P:
// Remoto
module Remoto(clk,rst,entrada,comando,su,sd,suB,sdB,saida_1,saida1_1,saida2_1,soma_result_1,sinal_A,sinal_B);
make LEC_CHECK=0 ABC_AREA=1 CAP_MARGIN=20 CELL_PAD_IN_SITES_GLOBAL_PLACEMENT=3 CORE_MARGIN=3 CORE_UTILIZATION=71 CTS_CLUSTER_DIAMETER=346 CTS_CLUSTER_SIZE=59 GPL_ROUTABILITY_DRIVEN=1 MAX_ROUTING_LAYER=met5 PLACE_DENSITY=0.78 SETUP_SLACK_MARGIN=2.83 SLEW_MARGIN=20 finish   # period 10.4 ns
run.sh (not shown) runs the stock make flow with config.mk's settings and CLKGATE_MAP_FILE=.
P did not finish; a tool error ended it in global placement without I/O (3_1_place_gp_skip_io).
The following lists how Q was set up differently from P:
# P
export LEC_CHECK = 0
export ABC_AREA = 1
export CAP_MARGIN = 20
export CELL_PAD_IN_SITES_GLOBAL_PLACEMENT = 3
export CORE_MARGIN = 3
export CORE_UTILIZATION = 71
export CTS_CLUSTER_DIAMETER = 346
export CTS_CLUSTER_SIZE = 59
export GPL_ROUTABILITY_DRIVEN = 1
export MAX_ROUTING_LAYER = met5
export PLACE_DENSITY = 0.78
export SETUP_SLACK_MARGIN = 2.83
export SLEW_MARGIN = 20
create_clock -name core_clock -period 10.4 [get_ports {clk}]
# Q
export LEC_CHECK = 0
export ABC_AREA = 1
export CAP_MARGIN = 20
export CORE_MARGIN = 2
export CORE_UTILIZATION = 68
export CTS_CLUSTER_DIAMETER = 221
export SLEW_MARGIN = 20
create_clock -name core_clock -period 6.18 [get_ports {clk}]
What the final checks of Q revealed, after a flow that finished every stage, was a layout that fails on setup timing.
In terms of number of register bits inferred by synthesis, P and Q differ only marginally.
On Q: number of cell rows is 4.0% higher than what P gave.
The effective utilization at floorplan reported for Q is smaller than that of P by 4.4 points.
Re total die area: P was lower than Q.
| floorplan die width | lower: P |
### Q -> R
# Q
export LEC_CHECK = 0
export ABC_AREA = 1
export CAP_MARGIN = 20
export CORE_MARGIN = 2
export CORE_UTILIZATION = 68
export CTS_CLUSTER_DIAMETER = 221
export SLEW_MARGIN = 20
create_clock -name core_clock -period 6.18 [get_ports {clk}]
# R
export LEC_CHECK = 0
export CAP_MARGIN = 20
export CORE_MARGIN = 2
export CORE_UTILIZATION = 40
export SLEW_MARGIN = 20
create_clock -name core_clock -period 11.0 [get_ports {clk}]
[summary]
Out of Q and R, the only run to close with the timing, design-rule and antenna checks passing was R. In Q the implementation ran to completion but is not tape-out ready, as the final checks report setup timing. Compared with Q, R shows mean instance size in the synthesized netlist that has gone up by more than 10%. The number of buffers added for setup after CTS of R falls short of that of Q by 39. In R, share of cell area taken by flip-flops and latches is higher than in Q. [R] number of fillers in the final layout rose about 220% relative to Q. Taking Q as the reference, in R clock power share lost 1.9 points, share of power burned in combinational logic neither gained nor lost much, via count lost about 25%, final net count lost about 23%. Register-to-register slack delta (R − Q): favourable. Compare Q and R | fraction of the mapped netlist area in simple logic gates higher: Q. Cmp R vs Q: worst setup slack higher in R.
Setup changes, R to S
# R
export LEC_CHECK = 0
export CAP_MARGIN = 20
export CORE_MARGIN = 2
export CORE_UTILIZATION = 40
export SLEW_MARGIN = 20
create_clock -name core_clock -period 11.0 [get_ports {clk}]
# S
export LEC_CHECK = 0
export ABC_AREA = 1
export CAP_MARGIN = 20
export CORE_MARGIN = 2
export CORE_UTILIZATION = 70
export CTS_CLUSTER_SIZE = 39
export SLEW_MARGIN = 20
create_clock -name core_clock -period 6.18 [get_ports {clk}]
## What came out
Every stage of S finished as expected; the final checks, on the other hand, flagged setup timing, which means the layout fails. In summary, R completed successfully, with a layout that passed the timing, design-rule and antenna checks. Row combined area of the multi-input logic cells: S higher / R lower. S contains more vias than R. As of S, number of standard-cell rows in the floorplan had fallen by more than 10% compared to R.
diff inputs: S => T
# S
export LEC_CHECK = 0
export ABC_AREA = 1
export CAP_MARGIN = 20
export CORE_MARGIN = 2
export CORE_UTILIZATION = 70
export CTS_CLUSTER_SIZE = 39
export SLEW_MARGIN = 20
create_clock -name core_clock -period 6.18 [get_ports {clk}]
# T
export LEC_CHECK = 0
export CAP_MARGIN = 20
export CORE_MARGIN = 2
export CORE_UTILIZATION = 59
export SLEW_MARGIN = 20
create_clock -name core_clock -period 6.18 [get_ports {clk}]
Findings:
- The final report for T shows a completed flow and a layout that fails verification, specifically setup timing.
- Between S and T, the flow reports instance count of the mapped netlist decreasing by more than 10%.
- Area share of buffers outside the clock network (T over S): increase, 3.9 points
- On T: part of the cycle the worst path needs is 19 points lower than what S gave.
- Going from S to T, the total power per unit cell area was found to have gone up by 2.1%.
Power is estimated from default activity; no workload was simulated.
